==> 03-08: inputs <==
## breakout
module breakout(
    input  clk,
    input  rst,
    input  rota,
    input  rotb,
    input  de,
    output red,
    output green,
    output blue,
    output hsync,
    output vsync
    );
==> flow/config.mk <==
export PLATFORM = sky130hd
export DESIGN_NAME = breakout
export DESIGN_NICKNAME = breakout
export VERILOG_FILES = /design/flow/design.v
export SDC_FILE = /design/flow/constraint.sdc
export NUM_CORES = 4
export LEC_CHECK = 0
export ABC_AREA = 0
export CAP_MARGIN = 20
export CORE_MARGIN = 2
export CORE_UTILIZATION = 71
export CTS_CLUSTER_DIAMETER = 256
export CTS_CLUSTER_SIZE = 54
export GPL_ROUTABILITY_DRIVEN = 1
export GPL_TIMING_DRIVEN = 1
export PLACE_DENSITY_LB_ADDON = 0.25
export SETUP_SLACK_MARGIN = 1.39
export SLEW_MARGIN = 25
==> flow/constraint.sdc <==
create_clock -name core_clock -period 11.2 [get_ports {clk}]
set_input_delay 2.2400 -clock core_clock [delete_from_list [all_inputs] [get_ports {clk}]]
set_output_delay 2.2400 -clock core_clock [all_outputs]
set_load 0.01 [all_outputs]
run.sh (not shown) runs the stock make flow with config.mk's settings and CLKGATE_MAP_FILE=.
==> 12-10 (differences from 03-08) <==
--- a/flow/config.mk
+++ b/flow/config.mk
@@ -10,8 +10,6 @@
 export CORE_MARGIN = 2
-export CORE_UTILIZATION = 71
-export CTS_CLUSTER_DIAMETER = 256
-export CTS_CLUSTER_SIZE = 54
+export CORE_UTILIZATION = 66
+export CTS_CLUSTER_DIAMETER = 99
 export GPL_ROUTABILITY_DRIVEN = 1
 export GPL_TIMING_DRIVEN = 1
-export PLACE_DENSITY_LB_ADDON = 0.25
 export SETUP_SLACK_MARGIN = 1.39
==> flow/constraint.sdc (replaced) <==
create_clock -name core_clock -period 7.37 [get_ports {clk}]
set_input_delay 1.4740 -clock core_clock [delete_from_list [all_inputs] [get_ports {clk}]]
set_output_delay 1.4740 -clock core_clock [all_outputs]
set_load 0.01 [all_outputs]
==> 09-09 (differences from 03-08) <==
--- a/flow/config.mk
+++ b/flow/config.mk
@@ -9,9 +9,10 @@
 export CAP_MARGIN = 20
+export CORE_ASPECT_RATIO = 0.5
 export CORE_MARGIN = 2
-export CORE_UTILIZATION = 71
-export CTS_CLUSTER_DIAMETER = 256
-export CTS_CLUSTER_SIZE = 54
+export CORE_UTILIZATION = 31
+export CTS_CLUSTER_DIAMETER = 99
+export CTS_CLUSTER_SIZE = 93
 export GPL_ROUTABILITY_DRIVEN = 1
 export GPL_TIMING_DRIVEN = 1
-export PLACE_DENSITY_LB_ADDON = 0.25
+export PLACE_DENSITY_LB_ADDON = 0.06
 export SETUP_SLACK_MARGIN = 1.39
==> flow/constraint.sdc (replaced) <==
create_clock -name core_clock -period 18.1 [get_ports {clk}]
set_input_delay 3.6200 -clock core_clock [delete_from_list [all_inputs] [get_ports {clk}]]
set_output_delay 3.6200 -clock core_clock [all_outputs]
set_load 0.01 [all_outputs]
==> comparison <==
- Against 09-09, the utilization of 03-08 is higher by 43 points.
- Clock skew: 12-10 < 09-09 < 03-08.
- The highest global-route usage belongs to 03-08, the lowest to 09-09.
- Wire length: 09-09 > 03-08 > 12-10.
- Combinational power: 09-09 < 03-08 < 12-10.
- Non-clock buffer count: 03-08 < 12-10 < 09-09.
- In synthesized area, 03-08 and 12-10 do not differ.
- Final cell count, lowest first: 03-08, 12-10, 09-09.


==> v21 <==
breakout again, from the RTL that the note above started with.
clock: 21.5 ns
lec_check: 0
cap_margin: 20
cell_pad_in_sites_detail_placement: 2
core_margin: 2
core_utilization: 16
cts_cluster_size: 38
gpl_timing_driven: 1
hold_slack_margin: 0.16
max_routing_layer: met5
place_density: 0.4
setup_slack_margin: 4.49
slew_margin: 20
==> v10 (differences from v21) <==
CELL_PAD_IN_SITES_DETAIL_PLACEMENT = default   (was 2)
CORE_UTILIZATION = 64   (was 16)
CTS_CLUSTER_SIZE = default   (was 38)
GPL_TIMING_DRIVEN = default   (was 1)
HOLD_SLACK_MARGIN = default   (was 0.16)
MAX_ROUTING_LAYER = default   (was met5)
PLACE_DENSITY = default   (was 0.4)
SETUP_SLACK_MARGIN = default   (was 4.49)
==> flow/constraint.sdc (replaced) <==
create_clock -name core_clock -period 13.3 [get_ports {clk}]
set_input_delay 2.6600 -clock core_clock [delete_from_list [all_inputs] [get_ports {clk}]]
set_output_delay 2.6600 -clock core_clock [all_outputs]
set_load 0.01 [all_outputs]
==> notes <==
- Against v21, the design area of v10 is lower by 6.7%.
- In clock skew, v10 and v21 hardly differ.
- Area after synthesis is the same in v10 and v21.
- In critical path depth, v21 and v10 do not differ.


==> trial 27 <==
breakout again, from the RTL that the note above started with.
Design breakout, start of the top module:
module breakout(
    input  clk,
    input  rst,
    input  rota,
    input  rotb,
    input  de,
    output red,
    output green,
    output blue,
    output hsync,
    output vsync
    );
wire [9:0] xpos;
wire [9:0] ypos;
signal_generator signal_generator_inst(clk, rst, hsync, vsync, xpos, ypos);
game game_inst(clk, rst, xpos, ypos, ~rota, ~rotb, ~de, red, green, blue);
endmodule
clock: 9.73 ns
lec_check: 0
cap_margin: 20
cell_pad_in_sites_global_placement: 0
core_margin: 2
core_utilization: 69
cts_cluster_size: 90
gpl_timing_driven: 1
min_routing_layer: met1
place_density: 0.49
slew_margin: 10
tns_end_percent: 50
==> trial 64 (differences from trial 27) <==
- ABC_AREA: default -> 1
- CELL_PAD_IN_SITES_GLOBAL_PLACEMENT: 0 -> default
- CORE_UTILIZATION: 69 -> 70
- CTS_CLUSTER_SIZE: 90 -> 97
- GPL_TIMING_DRIVEN: 1 -> default
- MIN_ROUTING_LAYER: met1 -> default
- PLACE_DENSITY: 0.49 -> default
- PLACE_DENSITY_LB_ADDON: default -> 0.15
- SETUP_SLACK_MARGIN: default -> 1.95
- SLEW_MARGIN: 10 -> 20
- TNS_END_PERCENT: 50 -> default
==> flow/constraint.sdc (replaced) <==
create_clock -name core_clock -period 7.37 [get_ports {clk}]
set_input_delay 1.4740 -clock core_clock [delete_from_list [all_inputs] [get_ports {clk}]]
set_output_delay 1.4740 -clock core_clock [all_outputs]
set_load 0.01 [all_outputs]
==> build 94 (differences from trial 27) <==
- ABC_AREA: default -> 1
- CAP_MARGIN: 20 -> 30
- CELL_PAD_IN_SITES_GLOBAL_PLACEMENT: 0 -> default
- CORE_UTILIZATION: 69 -> 68
- CTS_CLUSTER_SIZE: 90 -> default
- GPL_TIMING_DRIVEN: 1 -> default
- HOLD_SLACK_MARGIN: default -> 0.3
- MIN_ROUTING_LAYER: met1 -> default
- PLACE_DENSITY: 0.49 -> default
- SLEW_MARGIN: 10 -> 20
- TNS_END_PERCENT: 50 -> default
==> flow/constraint.sdc (replaced) <==
create_clock -name core_clock -period 21.8 [get_ports {clk}]
set_input_delay 4.3600 -clock core_clock [delete_from_list [all_inputs] [get_ports {clk}]]
set_output_delay 4.3600 -clock core_clock [all_outputs]
set_load 0.01 [all_outputs]
==> trial 76 (differences from trial 27) <==
- ABC_AREA: default -> 1
- CELL_PAD_IN_SITES_GLOBAL_PLACEMENT: 0 -> default
- CORE_UTILIZATION: 69 -> 72
- CTS_CLUSTER_SIZE: 90 -> default
- GPL_TIMING_DRIVEN: 1 -> default
- MIN_ROUTING_LAYER: met1 -> default
- PLACE_DENSITY: 0.49 -> default
- SETUP_SLACK_MARGIN: default -> 2.08
- SLEW_MARGIN: 10 -> 20
- TNS_END_PERCENT: 50 -> default
==> flow/constraint.sdc (replaced) <==
create_clock -name core_clock -period 9.0 [get_ports {clk}]
set_input_delay 1.8000 -clock core_clock [delete_from_list [all_inputs] [get_ports {clk}]]
set_output_delay 1.8000 -clock core_clock [all_outputs]
set_load 0.01 [all_outputs]
==> notes <==
Combinational power: build 94 < trial 27 < trial 76 < trial 64. Die area: trial 27 is lower than build 94 (about 12%). Of trial 27 and trial 76, trial 76 has the higher via count (gap about 20%, measured against trial 76). In clock-buffer cell count, trial 64 and trial 76 do not differ. Against build 94, the sequential power of trial 27 is larger by about 120%. Global-route usage, lowest first: trial 27, build 94, trial 64, trial 76. Flip-flop count is the same in trial 76 and build 94. Synthesized area is the same in trial 64 and trial 76. Non-clock buffer count, highest first: trial 27, build 94, trial 64, trial 76. Worst setup slack: build 94 > trial 76 > trial 27 > trial 64. Clock power: build 94 < trial 27 < trial 76 < trial 64.


==> build 17 <==
Starting RTL as in the previous note.
## breakout
module breakout(
    input  clk,
    input  rst,
    input  rota,
    input  rotb,
    input  de,
    output red,
    output green,
    output blue,
    output hsync,
    output vsync
    );
clock: 7.37 ns
lec_check: 0
abc_area: 1
cap_margin: 5
core_margin: 2
core_utilization: 72
cts_cluster_diameter: 90
cts_cluster_size: 72
gpl_routability_driven: 0
max_routing_layer: met4
place_density_lb_addon: 0.01
setup_slack_margin: 2.18
slew_margin: 20
==> trial 78 (differences from build 17) <==
Settings changed: CAP_MARGIN 5 to 20, CORE_UTILIZATION 72 to 70, CTS_CLUSTER_DIAMETER 90 to unset, CTS_CLUSTER_SIZE 72 to 16, GPL_ROUTABILITY_DRIVEN 0 to unset, MAX_ROUTING_LAYER met4 to unset, PLACE_DENSITY_LB_ADDON 0.01 to 0.16, SETUP_SLACK_MARGIN 2.18 to 1.95.
==> build 70 (differences from build 17) <==
Settings changed: CAP_MARGIN 5 to 20, CORE_UTILIZATION 72 to 61, CTS_CLUSTER_DIAMETER 90 to 99, CTS_CLUSTER_SIZE 72 to unset, GPL_ROUTABILITY_DRIVEN 0 to 1, GPL_TIMING_DRIVEN set to 1, MAX_ROUTING_LAYER met4 to unset, PLACE_DENSITY set to 0.64, PLACE_DENSITY_LB_ADDON 0.01 to unset, SETUP_SLACK_MARGIN 2.18 to 1.39, SLEW_MARGIN 20 to 25.
==> results <==
Between build 17 and build 70, the lower combinational power is in build 70 (gap about 4%, measured against build 70). The highest global-route usage belongs to build 17, the lowest to build 70. Build 17 completed with no timing, DRC or antenna violations. Trial 78 completed with no timing, DRC or antenna violations. Build 70 completed without violations. Hold slack: trial 78 < build 70 < build 17. Against trial 78, the sequential share of layout area of build 70 is lower by 0.16 points. The lowest utilization belongs to build 70, the highest to build 17. Against build 70, the non-clock buffer count of trial 78 is higher by 1. Via count, highest first: build 17, trial 78, build 70.
==> figures <==
|  | trial 78 | build 70 | build 17 |
|---|---|---|---|
| Count of cells resized by post-cts repair | 2 | 0 | 12 |
| Data-path buffer share of cell area in the final layout | 1.25% | 1.19% | 1.43% |
| Core Footprint | 17400 µm² | 20200 µm² | 17100 µm² |
| M1 GR Usage | 46.1% | 42.8% | 48.0% |
| Met3 layer usage reported by global route | 6.07% | 3.88% | 6.85% |
| Clock net power | 0.000919 W | 0.000955 W | 0.00101 W |
| Status | finished clean | finished clean | finished clean |
| Relative contribution of sequential cells to total power | 48.6% | 47.9% | 46.6% |
| Critical-path maximum fanout | 15 | 8 | 11 |
| Worst setup margin | 2150 ps | 1890 ps | 2350 ps |
| Comb pwr share | 7.3% | 7.0% | 7.1% |
| Finished Core Util | 76.2% | 65.8% | 78.0% |
| First drt pass iteration count | 6 | 6 | 8 |
| R2R Path End | game_inst.brick_alive6$_SDFFE_PP1P_ | game_inst.brick_alive18$_SDFFE_PP1P_ | game_inst.brick_alive41$_SDFFE_PP1P_ |
| Combinational-cell power consumption | 0.000152 W | 0.000149 W | 0.000155 W |
| Worst IR drop on VDD | 0.000156 V | 0.000164 V | 0.000186 V |


==> inputs of run a <==
Starting RTL as in the previous note.
## breakout
module breakout(
    input  clk,
    input  rst,
    input  rota,
    input  rotb,
    input  de,
    output red,
    output green,
    output blue,
    output hsync,
    output vsync
    );
Settings: LEC_CHECK=0, CAP_MARGIN=20, CELL_PAD_IN_SITES_DETAIL_PLACEMENT=2, CELL_PAD_IN_SITES_GLOBAL_PLACEMENT=3, CORE_MARGIN=8, CORE_UTILIZATION=40, MIN_ROUTING_LAYER=met2, SLEW_MARGIN=20; clock period 40.0 ns.
==> run b (differences from run a) <==
CELL_PAD_IN_SITES_DETAIL_PLACEMENT = not set   (was 2)
CELL_PAD_IN_SITES_GLOBAL_PLACEMENT = not set   (was 3)
CORE_MARGIN = 2   (was 8)
MIN_ROUTING_LAYER = not set   (was met2)
==> flow/constraint.sdc (replaced) <==
create_clock -name core_clock -period 13.3 [get_ports {clk}]
set_input_delay 2.6600 -clock core_clock [delete_from_list [all_inputs] [get_ports {clk}]]
set_output_delay 2.6600 -clock core_clock [all_outputs]
set_load 0.01 [all_outputs]
==> changes_impl.md <==
## Implementation

- Status: complete, no violations
- Critical Path Start: game_inst.paddlePosition[2]
- CORE AREA: 27500 um^2
- Vias per inst: 8.18
-- figures above: run a

==> changes_impl.md <==
## Implementation

- Top_reg_cell synth: dfxtp_1
- Critical Path Start: game_inst.paddlePosition[4]
- Vias per inst: 5.80
- CORE AREA: 27000 um^2
- Status: complete, no violations
-- figures above: run b



==> run A: inputs <==
breakout again, from the RTL that the note above started with.
Settings: LEC_CHECK=0, CAP_MARGIN=20, CORE_ASPECT_RATIO=0.5, CORE_MARGIN=2, CORE_UTILIZATION=56, CTS_CLUSTER_DIAMETER=391, CTS_CLUSTER_SIZE=48, PLACE_DENSITY=0.35, SETUP_SLACK_MARGIN=5.0, SLEW_MARGIN=35, TNS_END_PERCENT=40; clock period 40.0 ns.
==> run R (differences from run A) <==
- CORE_ASPECT_RATIO: 0.5 -> default
- CORE_UTILIZATION: 56 -> 72
- CTS_CLUSTER_DIAMETER: 391 -> default
- CTS_CLUSTER_SIZE: 48 -> default
- PLACE_DENSITY: 0.35 -> default
- SETUP_SLACK_MARGIN: 5.0 -> default
- SLEW_MARGIN: 35 -> 20
- TNS_END_PERCENT: 40 -> default
==> flow/constraint.sdc (replaced) <==
create_clock -name core_clock -period 8.42 [get_ports {clk}]
set_input_delay 1.6840 -clock core_clock [delete_from_list [all_inputs] [get_ports {clk}]]
set_output_delay 1.6840 -clock core_clock [all_outputs]
set_load 0.01 [all_outputs]
==> qor summary <==
Destination of the worst hold path: run R game_inst.counter[0]; run A game_inst.brick_alive1
Clk_skew: run R 0.009627 ns; run A 0.009284 ns
NetSw: run R 0.4653 mW; run A 0.09689 mW
Horizontal die dimension: run R 128.0 microns; run A 202.8 microns
Number of global-route vias before repair: run R 9147; run A 9125
Post-synthesis to final-layout area growth: run R 7.590%; run A 8.324%
Total Routed Length: run R 28070 microns; run A 30390 microns
Design Area, Final: run R 0.01190 sq mm; run A 0.01198 sq mm
Run status: run R complete, no violations; run A complete, no violations
Max-slew headroom at the worst pin: run R 25.41%; run A 36.04%
Period utilization: run R 81.49%; run A 33.08%
Violation tally from detailed-route iteration zero: run R 1056; run A 947
Core Util, Final: run R 78.87%; run A 61.72%


==> wip/garnet <==
breakout again, from the RTL that the note above started with.
Settings: LEC_CHECK=0, CAP_MARGIN=20, CORE_ASPECT_RATIO=1.99, CORE_MARGIN=2, CORE_UTILIZATION=56, CTS_CLUSTER_DIAMETER=391, CTS_CLUSTER_SIZE=48, PLACE_DENSITY=0.35, SETUP_SLACK_MARGIN=-2.0, SLEW_MARGIN=35, TNS_END_PERCENT=40; clock period 40.0 ns.
==> wip/quartz (differences from wip/garnet) <==
- CORE_ASPECT_RATIO: 1.99 -> not set
- CORE_UTILIZATION: 56 -> 38
- CTS_CLUSTER_DIAMETER: 391 -> not set
- CTS_CLUSTER_SIZE: 48 -> not set
- PLACE_DENSITY: 0.35 -> not set
- SETUP_SLACK_MARGIN: -2.0 -> not set
- SLEW_MARGIN: 35 -> 20
- TNS_END_PERCENT: 40 -> not set
==> flow/constraint.sdc (replaced) <==
create_clock -name core_clock -period 13.3 [get_ports {clk}]
set_input_delay 2.6600 -clock core_clock [delete_from_list [all_inputs] [get_ports {clk}]]
set_output_delay 2.6600 -clock core_clock [all_outputs]
set_load 0.01 [all_outputs]
==> notes <==
- Against wip/garnet, the non-clock buffer count of wip/quartz is lower by 4.
- Die area: wip/quartz is higher than wip/garnet (about 45%).
- In wip/garnet the via count is higher than in wip/quartz, by 0.84%.
- Between wip/quartz and wip/garnet, the lower cell count is in wip/garnet (gap about 8%, measured against wip/garnet).
- Against wip/garnet, the clock skew of wip/quartz is higher by 6.2 ps.
- In critical path depth, wip/quartz and wip/garnet do not differ.
- Wire length: wip/quartz is lower than wip/garnet (about 7%).
- Of wip/garnet and wip/quartz, wip/garnet has the higher sequential share of layout area (gap 0.40 points).
==> figures <==
quantity	wip/garnet	wip/quartz
Status	timing/DRC/antenna clean	timing/DRC/antenna clean
Layout-to-synthesis area ratio	1.0831x	1.0973x
Logic gate fraction of the total cell area	0.5794	0.5711
Total number of placement rows	72	62
Tool warning count	39	37
Endpoint of the most critical register-to-register path	game_inst.brick_alive11	game_inst.Ybounce
Final instance area	0.01198 mm2	0.01214 mm2
Share of total power in the clock network	0.436	0.452
CTS clk-pin slew, worst paths	70 ps	80 ps
Core Footprint	0.01937 mm2	0.02870 mm2
Flop2flop setup slack	36450 ps	9750 ps
Total via count after detailed routing	9819	9737
Worst hold margin	463.7 ps	473.0 ps
Wire length of the first global-routing pass	51.32 mm	48.51 mm
Number of design-rule violations left by the first detailed-router iteration	630	681
Internal power	0.2821 mW	0.8548 mW
Global Route met2 Usage	0.5885	0.3191
Power figures rest on the tool's default switching activity, not on a simulated workload.
